==> harbor: inputs <==
==> flow/design.v <==
module qmult #(
    parameter N = 16,
    parameter Q = 10
)(
    input signed [N-1:0] a,
    input signed [N-1:0] b,
    output signed [N-1:0] out
);
    wire signed [2*N-1:0] temp;
    assign temp = a * b;
    assign out = temp[Q+N-1 : Q]; 
endmodule
module leaky_relu_layer #(
    parameter DATA_WIDTH = 16
)(
    input  wire clk,
    input  wire rst_n,
    input  wire valid_in,
    input  wire signed [DATA_WIDTH-1:0] data_in,
    output reg  valid_out,
    output reg  signed [DATA_WIDTH-1:0] data_out
);
    wire signed [DATA_WIDTH-1:0] val_shift_3;
    wire signed [DATA_WIDTH-1:0] val_shift_4;
    wire signed [DATA_WIDTH-1:0] val_shift_6;
    wire signed [DATA_WIDTH-1:0] neg_result;
    assign val_shift_3 = data_in >>> 3;  
    assign val_shift_4 = data_in >>> 4;  
    assign val_shift_6 = data_in >>> 6;  
    assign neg_result = val_shift_3 + val_shift_4 + val_shift_6;
    always @(posedge clk or negedge rst_n) begin
        if (!rst_n) begin
            valid_out <= 0;
            data_out  <= 0;
        end 
        else if (valid_in) begin
            valid_out <= 1;
            if (data_in >= 0) begin
                data_out <= data_in;
            end else begin
                data_out <= neg_result;
            end
        end 
        else begin
            valid_out <= 0;
        end
    end
endmodule
module upsample_layer_2d #(
    parameter IN_WIDTH   = 14, 
    parameter DATA_WIDTH = 16
)(
    input  wire clk, rst_n,
    input  wire valid_in,
    input  wire signed [DATA_WIDTH-1:0] data_in,
    output wire ready_in, 
    input  wire ready_out, 
    output reg  valid_out,
    output reg  signed [DATA_WIDTH-1:0] data_out
);
    localparam OUT_WIDTH = IN_WIDTH * 2;
    localparam S_READ_PIXEL  = 0;
    localparam S_EMIT_H_ZERO = 1; 
    localparam S_EMIT_V_ROW  = 2;
    reg [1:0] state;
    reg [15:0] col_cnt; 
    reg [15:0] row_cnt; 
    assign ready_in = (state == S_READ_PIXEL) && ready_out && (!valid_out || ready_out);
    always @(posedge clk or negedge rst_n) begin
        if (!rst_n) begin
            state <= S_READ_PIXEL;
            valid_out <= 0; data_out <= 0;
            col_cnt <= 0; row_cnt <= 0;
        end else begin
            if (valid_out && !ready_out) begin
                valid_out <= 1; 
            end else begin
                valid_out <= 0;  
                case (state)
                    S_READ_PIXEL: begin
                        if (valid_in && ready_out) begin
                            valid_out <= 1;
                            data_out  <= data_in;
                            state     <= S_EMIT_H_ZERO;
                        end
                    end
                    S_EMIT_H_ZERO: begin
                        if (ready_out) begin 
                            valid_out <= 1;
                            data_out  <= 0;
                            if (col_cnt == IN_WIDTH - 1) begin
                                col_cnt <= 0;
                                state   <= S_EMIT_V_ROW;
                            end else begin
                                col_cnt <= col_cnt + 1;
                                state   <= S_READ_PIXEL;
                            end
                        end
                    end
                    S_EMIT_V_ROW: begin
                        if (ready_out) begin
                            valid_out <= 1;
                            data_out  <= 0;
                            if (row_cnt == OUT_WIDTH - 1) begin
                                row_cnt <= 0;
                                state   <= S_READ_PIXEL;
                            end else begin
                                row_cnt <= row_cnt + 1;
                            end
                        end
                    end
                endcase
            end
        end
    end
endmodule
module zero_pad_layer #(
    parameter DATA_WIDTH = 16,
    parameter IMG_WIDTH  = 14,    
    parameter IMG_HEIGHT = 14,    
    parameter PAD_TOP    = 1,
    parameter PAD_BOTTOM = 2,
    parameter PAD_LEFT   = 1,
    parameter PAD_RIGHT  = 2
)(
    input  wire clk, rst_n,
    input  wire valid_in,
    input  wire signed [DATA_WIDTH-1:0] data_in,
    output wire ready_in,
    input  wire ready_out,
    output reg  valid_out,
    output reg  signed [DATA_WIDTH-1:0] data_out
);
    localparam TOTAL_WIDTH  = PAD_LEFT + IMG_WIDTH + PAD_RIGHT;
    localparam TOTAL_HEIGHT = PAD_TOP + IMG_HEIGHT + PAD_BOTTOM;
    reg [15:0] out_x;
    reg [15:0] out_y;
    reg frame_done; 
    reg [11:0] flush_cnt; 
    localparam FLUSH_CYCLES = 1024; 
    wire region_active_x = (out_x >= PAD_LEFT) && (out_x < PAD_LEFT + IMG_WIDTH);
    wire region_active_y = (out_y >= PAD_TOP)  && (out_y < PAD_TOP + IMG_HEIGHT);
    wire inside_content  = region_active_x && region_active_y;
    always @(*) begin
        if (frame_done) begin
            valid_out = 1'b0;
            data_out  = 0;
        end 
        else if (inside_content) begin
            valid_out = valid_in;
            data_out  = data_in;
        end else begin
            valid_out = 1'b1; 
            data_out  = {DATA_WIDTH{1'b0}};
        end
    end
    assign ready_in = !frame_done && (flush_cnt == 0) && inside_content && ready_out;
    wire fire_out = valid_out && ready_out;
    always @(posedge clk or negedge rst_n) begin
        if (!rst_n) begin
            out_x <= 0; out_y <= 0; frame_done <= 0; flush_cnt <= 0;
        end else begin
            if (flush_cnt > 0) begin
                if (fire_out) begin
                    if (flush_cnt == FLUSH_CYCLES) frame_done <= 1;
                    else flush_cnt <= flush_cnt + 1;
                end
            end
            else if (fire_out) begin
                if (out_x == TOTAL_WIDTH - 1) begin
                    out_x <= 0;
                    if (out_y == TOTAL_HEIGHT - 1) flush_cnt <= 1; 
                    else out_y <= out_y + 1;
                end else out_x <= out_x + 1;
            end
        end
    end
endmodule
module conv2d_4x4_layer #(
    parameter IMG_WIDTH  = 16,
    parameter DATA_WIDTH = 16
)(
    input  wire clk,
    input  wire rst_n,
    input  wire valid_in,
    input  wire signed [DATA_WIDTH-1:0] data_in,
    input  wire signed [DATA_WIDTH-1:0] w0, w1, w2, w3,
    input  wire signed [DATA_WIDTH-1:0] w4, w5, w6, w7,
    input  wire signed [DATA_WIDTH-1:0] w8, w9, w10, w11,
    input  wire signed [DATA_WIDTH-1:0] w12, w13, w14, w15,
    input  wire signed [DATA_WIDTH-1:0] bias,
    output reg  valid_out,
    output reg  signed [DATA_WIDTH-1:0] data_out
);
    reg signed [DATA_WIDTH-1:0] line_buff_0 [0:IMG_WIDTH-1];
    reg signed [DATA_WIDTH-1:0] line_buff_1 [0:IMG_WIDTH-1];
    reg signed [DATA_WIDTH-1:0] line_buff_2 [0:IMG_WIDTH-1];
    reg signed [DATA_WIDTH-1:0] win [0:15]; 
    wire signed [DATA_WIDTH-1:0] p[0:15]; 
    wire signed [DATA_WIDTH-1:0] sum;
    reg [9:0] x_cnt, y_cnt;
    integer i;
    qmult m0 (win[15], w0,  p[0]);
    qmult m1 (win[14], w1,  p[1]);
    qmult m2 (win[13], w2,  p[2]);
    qmult m3 (win[12], w3,  p[3]);
    qmult m4 (win[11], w4,  p[4]);
    qmult m5 (win[10], w5,  p[5]);
    qmult m6 (win[9],  w6,  p[6]);
    qmult m7 (win[8],  w7,  p[7]);
    qmult m8 (win[7],  w8,  p[8]);
    qmult m9 (win[6],  w9,  p[9]);
    qmult m10(win[5],  w10, p[10]);
    qmult m11(win[4],  w11, p[11]);
    qmult m12(win[3],  w12, p[12]);
    qmult m13(win[2],  w13, p[13]);
    qmult m14(win[1],  w14, p[14]);
    qmult m15(win[0],  w15, p[15]);
    assign sum = p[0] + p[1] + p[2] + p[3] + 
                 p[4] + p[5] + p[6] + p[7] + 
                 p[8] + p[9] + p[10] + p[11] +
                 p[12] + p[13] + p[14] + p[15] + bias;
    reg valid_req;
    always @(posedge clk or negedge rst_n) begin
        if (!rst_n) begin
            valid_req <= 0;
            valid_out <= 0;
            data_out  <= 0;
            x_cnt <= 0;
            y_cnt <= 0;
            for (i = 0; i < IMG_WIDTH; i = i + 1) begin
                line_buff_0[i] <= 0;
                line_buff_1[i] <= 0;
                line_buff_2[i] <= 0;
            end
            for (i = 0; i < 16; i = i + 1) begin
                win[i] <= 0;
            end
        end 
        else if (valid_in) begin
            line_buff_0[0] <= data_in;
            line_buff_1[0] <= line_buff_0[IMG_WIDTH-1];
            line_buff_2[0] <= line_buff_1[IMG_WIDTH-1];
            for (i = 1; i < IMG_WIDTH; i = i + 1) begin
                line_buff_0[i] <= line_buff_0[i-1];
                line_buff_1[i] <= line_buff_1[i-1];
                line_buff_2[i] <= line_buff_2[i-1];
            end
            win[0] <= data_in; 
            win[1] <= win[0]; win[2] <= win[1]; win[3] <= win[2];
            win[4] <= line_buff_0[IMG_WIDTH-1];
            win[5] <= win[4]; win[6] <= win[5]; win[7] <= win[6];
            win[8] <= line_buff_1[IMG_WIDTH-1];
            win[9] <= win[8]; win[10] <= win[9]; win[11] <= win[10];
            win[12] <= line_buff_2[IMG_WIDTH-1];
            win[13] <= win[12]; win[14] <= win[13]; win[15] <= win[14];
            if (x_cnt == IMG_WIDTH-1) begin
                x_cnt <= 0;
                y_cnt <= y_cnt + 1;
            end else begin
                x_cnt <= x_cnt + 1;
            end
            if (y_cnt >= 3 && x_cnt >= 3) 
                valid_req <= 1;
            else
                valid_req <= 0;
            valid_out <= valid_req;
            data_out  <= sum;
        end
        else begin
            valid_out <= valid_req;
            data_out  <= sum;
            valid_req <= 0;
        end
    end
endmodule
module trans_conv2d_padded_layer #(
    parameter IN_WIDTH   = 7,
    parameter DATA_WIDTH = 16,
    parameter PAD_TOP    = 1,
    parameter PAD_BOTTOM = 2,
    parameter PAD_LEFT   = 1,
    parameter PAD_RIGHT  = 2
)(
    input  wire clk, rst_n,
    input  wire valid_in,
    input  wire signed [DATA_WIDTH-1:0] data_in,
    output wire ready_out, 
    input  wire signed [DATA_WIDTH-1:0] w0,w1,w2,w3,w4,w5,w6,w7,
    input  wire signed [DATA_WIDTH-1:0] w8,w9,w10,w11,w12,w13,w14,w15,
    input  wire signed [DATA_WIDTH-1:0] bias,
    output wire valid_out,
    output wire signed [DATA_WIDTH-1:0] data_out
);
    wire up_valid, up_ready;
    wire signed [DATA_WIDTH-1:0] up_data;
    upsample_layer_2d #(
        .IN_WIDTH(IN_WIDTH), 
        .DATA_WIDTH(DATA_WIDTH)
    ) upsample_inst (
        .clk(clk), .rst_n(rst_n),
        .valid_in(valid_in), .data_in(data_in), .ready_in(ready_out),
        .ready_out(up_ready), .valid_out(up_valid), .data_out(up_data)
    );
    wire pad_valid, pad_ready;
    wire signed [DATA_WIDTH-1:0] pad_data;
    zero_pad_layer #(
        .DATA_WIDTH(DATA_WIDTH),
        .IMG_WIDTH(IN_WIDTH * 2),    
        .IMG_HEIGHT(IN_WIDTH * 2),   
        .PAD_TOP(PAD_TOP), .PAD_BOTTOM(PAD_BOTTOM),
        .PAD_LEFT(PAD_LEFT), .PAD_RIGHT(PAD_RIGHT)
    ) pad_inst (
        .clk(clk), .rst_n(rst_n),
        .valid_in(up_valid), .data_in(up_data), .ready_in(up_ready),
        .ready_out(pad_ready), .valid_out(pad_valid), .data_out(pad_data)
    );
    localparam CONV_IN_WIDTH = (IN_WIDTH * 2) + PAD_LEFT + PAD_RIGHT;
    conv2d_4x4_layer #(
        .IMG_WIDTH(CONV_IN_WIDTH), 
        .DATA_WIDTH(DATA_WIDTH)
    ) conv_inst (
        .clk(clk), .rst_n(rst_n),
        .valid_in(pad_valid), .data_in(pad_data), 
        .w0(w0), .w1(w1), .w2(w2), .w3(w3), .w4(w4), .w5(w5), .w6(w6), .w7(w7),
        .w8(w8), .w9(w9), .w10(w10), .w11(w11), .w12(w12), .w13(w13), .w14(w14), .w15(w15),
        .bias(bias),
        .valid_out(valid_out), .data_out(data_out)
    );
    assign pad_ready = 1'b1; 
endmodule
module w_dec2 #(parameter DATA_WIDTH=16)(
    output wire signed [DATA_WIDTH-1:0] w0, output wire signed [DATA_WIDTH-1:0] w1, output wire signed [DATA_WIDTH-1:0] w2, output wire signed [DATA_WIDTH-1:0] w3, output wire signed [DATA_WIDTH-1:0] w4, output wire signed [DATA_WIDTH-1:0] w5, output wire signed [DATA_WIDTH-1:0] w6, output wire signed [DATA_WIDTH-1:0] w7, output wire signed [DATA_WIDTH-1:0] w8, output wire signed [DATA_WIDTH-1:0] w9, output wire signed [DATA_WIDTH-1:0] w10, output wire signed [DATA_WIDTH-1:0] w11, output wire signed [DATA_WIDTH-1:0] w12, output wire signed [DATA_WIDTH-1:0] w13, output wire signed [DATA_WIDTH-1:0] w14, output wire signed [DATA_WIDTH-1:0] w15, output wire signed [DATA_WIDTH-1:0] bias
);
    assign w0 = 16'h0114;  
    assign w1 = 16'h0108;  
    assign w2 = 16'h00ee;  
    assign w3 = 16'h00fa;  
    assign w4 = 16'h00e9;  
    assign w5 = 16'h00dd;  
    assign w6 = 16'h00cf;  
    assign w7 = 16'h00d9;  
    assign w8 = 16'h00ed;  
    assign w9 = 16'h00d6;  
    assign w10 = 16'h00e7;  
    assign w11 = 16'h00f3;  
    assign w12 = 16'h010e;  
    assign w13 = 16'h00fa;  
    assign w14 = 16'h0104;  
    assign w15 = 16'h0106;  
    assign bias = 16'h0001;  
endmodule
module figan_upconv #(
    parameter DATA_WIDTH = 16
)(
    input  wire clk,
    input  wire rst_n,
    input  wire valid_in,
    input  wire signed [DATA_WIDTH-1:0] data_in,
    output wire ready_out,
    output wire valid_out,
    output wire signed [DATA_WIDTH-1:0] data_out
);
    wire signed [DATA_WIDTH-1:0] w_d2 [0:15]; wire signed [DATA_WIDTH-1:0] b_d2;
    w_dec2 w_d2_inst (.w0(w_d2[0]), .w1(w_d2[1]), .w2(w_d2[2]), .w3(w_d2[3]), .w4(w_d2[4]), .w5(w_d2[5]), .w6(w_d2[6]), .w7(w_d2[7]), .w8(w_d2[8]), .w9(w_d2[9]), .w10(w_d2[10]), .w11(w_d2[11]), .w12(w_d2[12]), .w13(w_d2[13]), .w14(w_d2[14]), .w15(w_d2[15]), .bias(b_d2));
    wire val_d2; wire signed [DATA_WIDTH-1:0] dat_d2;
    trans_conv2d_padded_layer #(
        .IN_WIDTH(14), .DATA_WIDTH(DATA_WIDTH),
        .PAD_TOP(2), .PAD_BOTTOM(3),
        .PAD_LEFT(2), .PAD_RIGHT(3)
    ) dec2 (
        .clk(clk), .rst_n(rst_n), .valid_in(valid_in), .data_in(data_in), .ready_out(ready_out),
        .w0(w_d2[0]), .w1(w_d2[1]), .w2(w_d2[2]), .w3(w_d2[3]), .w4(w_d2[4]), .w5(w_d2[5]), .w6(w_d2[6]), .w7(w_d2[7]), .w8(w_d2[8]), .w9(w_d2[9]), .w10(w_d2[10]), .w11(w_d2[11]), .w12(w_d2[12]), .w13(w_d2[13]), .w14(w_d2[14]), .w15(w_d2[15]), .bias(b_d2), .valid_out(val_d2), .data_out(dat_d2)
    );
    leaky_relu_layer #(.DATA_WIDTH(DATA_WIDTH)) act_d2 (.clk(clk), .rst_n(rst_n), .valid_in(val_d2), .data_in(dat_d2), .valid_out(valid_out), .data_out(data_out));
endmodule
==> flow/run.sh <==
#!/bin/bash
# the make line also repeats each setting of config.mk as NAME=value (left out here)
make -C /OpenROAD-flow-scripts/flow DESIGN_CONFIG=/design/flow/config.mk WORK_HOME=/design/flow/orfs CLKGATE_MAP_FILE= finish
==> flow/config.mk <==
export PLATFORM = sky130hd
export DESIGN_NAME = figan_upconv
export DESIGN_NICKNAME = figan_upconv
export VERILOG_FILES = /design/flow/design.v
export SDC_FILE = /design/flow/constraint.sdc
export NUM_CORES = 4
export LEC_CHECK = 0
export ABC_AREA = 1
export CAP_MARGIN = 0
export CORE_MARGIN = 2
export CORE_UTILIZATION = 72
export CTS_CLUSTER_SIZE = 13
export SETUP_SLACK_MARGIN = -0.32
export SLEW_MARGIN = 20
==> flow/constraint.sdc <==
create_clock -name core_clock -period 6.03 [get_ports {clk}]
set_input_delay 1.2060 -clock core_clock [delete_from_list [all_inputs] [get_ports {clk}]]
set_output_delay 1.2060 -clock core_clock [all_outputs]
set_load 0.01 [all_outputs]
==> inputs of yarrow, as changes to harbor <==
==> flow/config.mk (replaced) <==
export PLATFORM = sky130hd
export DESIGN_NAME = figan_upconv
export DESIGN_NICKNAME = figan_upconv
export VERILOG_FILES = /design/flow/design.v
export SDC_FILE = /design/flow/constraint.sdc
export NUM_CORES = 4
export LEC_CHECK = 0
export CAP_MARGIN = 15
export CELL_PAD_IN_SITES_GLOBAL_PLACEMENT = 1
export CORE_MARGIN = 2
export CORE_UTILIZATION = 57
export CTS_CLUSTER_SIZE = 14
export GPL_ROUTABILITY_DRIVEN = 0
export GPL_TIMING_DRIVEN = 1
export SETUP_SLACK_MARGIN = 0.56
export SLEW_MARGIN = 20
export TNS_END_PERCENT = 10
==> flow/constraint.sdc (replaced) <==
create_clock -name core_clock -period 3.75 [get_ports {clk}]
set_input_delay 0.7500 -clock core_clock [delete_from_list [all_inputs] [get_ports {clk}]]
set_output_delay 0.7500 -clock core_clock [all_outputs]
set_load 0.01 [all_outputs]
==> inputs of zinc, as changes to harbor <==
==> flow/config.mk (replaced) <==
export PLATFORM = sky130hd
export DESIGN_NAME = figan_upconv
export DESIGN_NICKNAME = figan_upconv
export VERILOG_FILES = /design/flow/design.v
export SDC_FILE = /design/flow/constraint.sdc
export NUM_CORES = 4
export LEC_CHECK = 0
export CAP_MARGIN = 20
export CORE_MARGIN = 2
export CORE_UTILIZATION = 68
export CTS_CLUSTER_DIAMETER = 247
export SLEW_MARGIN = 20
==> flow/constraint.sdc (replaced) <==
create_clock -name core_clock -period 10.2 [get_ports {clk}]
set_input_delay 2.0400 -clock core_clock [delete_from_list [all_inputs] [get_ports {clk}]]
set_output_delay 2.0400 -clock core_clock [all_outputs]
set_load 0.01 [all_outputs]
==> reports/metrics.cfg <==
[outcome]
failed_checks = negative setup slack
run_status = finished with violations

[final_timing]
finalClockPeriodUsage_pct = 263
layout_setup_ws_ns = -6.09
setup_viol = 16

[cells_and_area]
num-nonclk-buffers = 1389
inverters = 1571

[synthesis]
yosysMostFrequentCell = sky130_fd_sc_hd__nand2_1

[route]
dr.pass1.iters = 8

[clock_network]
ctsHoldBuffers = 1

(the above is from yarrow)
==> reports/metrics.cfg <==
[outcome]
failed_checks = negative setup slack
run_status = finished with violations

[final_timing]
finalClockPeriodUsage_pct = 150
layout_setup_ws_ns = -2.99
setup_viol = 15

(the above is from harbor)
==> reports/metrics.cfg <==
[outcome]
run_status = complete, no violations

[clock_network]
ctsHoldBuffers = 0

[cells_and_area]
inverters = 1571

[synthesis]
yosysMostFrequentCell = sky130_fd_sc_hd__nand2_1

[final_timing]
setup_viol = 0

(the above is from zinc)
